==> inputs of build 14 <==
==> flow/design.v <==
module pwmblink(
    input  logic clk,
    input  logic rst,
    output logic RGB_R,
    output logic RGB_B,
    output logic RGB_G
);
    parameter CLKMAX = 12000000;  
    logic [31:0] counter;
    logic [8:0] x;  
    logic [7:0] sharktooth;  
    logic [7:0] red;
    logic [7:0] green;
    logic [7:0] blue;
    always_ff @(posedge clk) begin
        if (rst) begin
            counter <= 0;
            x <= 0;
            sharktooth <= 0;
        end else begin
        if (counter >= CLKMAX/360) begin
            counter <= 0;
            if (x >= 359) begin
                x <= 0;
            end
            else begin
                x <= x + 1;
            end
            end
        else begin
            counter <= counter + 1;
        end
        sharktooth <= sharktooth + 1;
        end
    end
    always_comb begin
        if(x < 60) begin
            green = 255*x/60;
            blue = 0;
            red  = 255;
        end else if (x < 120) begin
            green = 255;
            blue = 0;
            red  = 255 - 255*(x-60)/60;
        end else if (x < 180) begin
            green = 255;
            blue = 255*(x-120)/60;
            red  = 0;
        end else if (x < 240) begin
            green = 255 - 255*(x-180)/60;
            blue = 255;
            red  = 0;
        end else if (x < 300) begin
            green = 0;
            blue = 255;
            red  = 255*(x-240)/60;
        end else begin
            green = 0;
            blue = 255 - 255*(x-300)/60;
            red  = 255;
        end
    end
    assign {RGB_R, RGB_G, RGB_B} = {sharktooth < red, sharktooth < green, sharktooth < blue};
endmodule
==> flow/run.sh <==
#!/bin/bash
# the make line also repeats each setting of config.mk as NAME=value (left out here)
make -C /OpenROAD-flow-scripts/flow DESIGN_CONFIG=/design/flow/config.mk WORK_HOME=/design/flow/orfs CLKGATE_MAP_FILE= finish
==> flow/config.mk <==
export PLATFORM = sky130hd
export DESIGN_NAME = pwmblink
export DESIGN_NICKNAME = pwmblink
export VERILOG_FILES = /design/flow/design.v
export SDC_FILE = /design/flow/constraint.sdc
export NUM_CORES = 4
export LEC_CHECK = 0
export ABC_AREA = 0
export CAP_MARGIN = 20
export CELL_PAD_IN_SITES_DETAIL_PLACEMENT = 2
export CELL_PAD_IN_SITES_GLOBAL_PLACEMENT = 1
export CORE_ASPECT_RATIO = 0.85
export CORE_MARGIN = 2
export CORE_UTILIZATION = 28
export GPL_TIMING_DRIVEN = 0
export MAX_ROUTING_LAYER = met4
export MIN_ROUTING_LAYER = met1
export SETUP_SLACK_MARGIN = -1.02
export SLEW_MARGIN = 40
==> flow/constraint.sdc <==
create_clock -name core_clock -period 21.0 [get_ports {clk}]
set_input_delay 4.2000 -clock core_clock [delete_from_list [all_inputs] [get_ports {clk}]]
set_output_delay 4.2000 -clock core_clock [all_outputs]
set_load 0.01 [all_outputs]
==> trial 66 (differences from build 14) <==
ABC_AREA = unset   (was 0)
CAP_MARGIN = 5   (was 20)
CELL_PAD_IN_SITES_DETAIL_PLACEMENT = unset   (was 2)
CELL_PAD_IN_SITES_GLOBAL_PLACEMENT = unset   (was 1)
CORE_ASPECT_RATIO = unset   (was 0.85)
CORE_UTILIZATION = 70   (was 28)
CTS_CLUSTER_DIAMETER = 341   (was unset)
GPL_TIMING_DRIVEN = unset   (was 0)
MAX_ROUTING_LAYER = unset   (was met4)
MIN_ROUTING_LAYER = unset   (was met1)
SETUP_SLACK_MARGIN = unset   (was -1.02)
SLEW_MARGIN = 20   (was 40)
==> flow/constraint.sdc (replaced) <==
create_clock -name core_clock -period 13.8 [get_ports {clk}]
set_input_delay 2.7600 -clock core_clock [delete_from_list [all_inputs] [get_ports {clk}]]
set_output_delay 2.7600 -clock core_clock [all_outputs]
set_load 0.01 [all_outputs]
==> comparison table <==
item	trial 66	build 14
Num rows	59	86
Dominant cell area share	24.5%	24.5%
Cell area after placement	0.0234 mm^2	0.0197 mm^2
Die span in x	166 um	282 um
Starting utilization of the core area	70.9%	28.4%
Area fraction in full adders, half adders and majority gates	40.8%	40.8%
Cell count after placement	3133	3158
Setup Buffers After CTS	36	0
Die Span Y	166 um	241 um
Quantity of gates resized following cts	157	0
Outcome	stopped before the end	complete, but fails checks
Stage where the flow stopped	global routing	-
Layout check failures	-	setup timing
Worst setup timing slack at the placement stage	-1.96 ns	-0.372 ns
Clock root buffer master	sky130_fd_sc_hd__clkbuf_16	sky130_fd_sc_hd__clkbuf_16
Dominant flop cell	sky130_fd_sc_hd__dfxtp_1	sky130_fd_sc_hd__dfxtp_1
HPWL after DPL	59700 um	60300 um
Area of the core region	0.0260 mm^2	0.0650 mm^2
Number of I/O port buffers	4	4
Proportion of synthesized flip-flops having asynchronous set or reset	0%	0%
Routability Congestion	1.11	0.918
Mapped Avg Cell Area	8.16 um^2	8.16 um^2
Total die size	0.0276 mm^2	0.0679 mm^2
Buffers from clock root to sink, at most	2	2
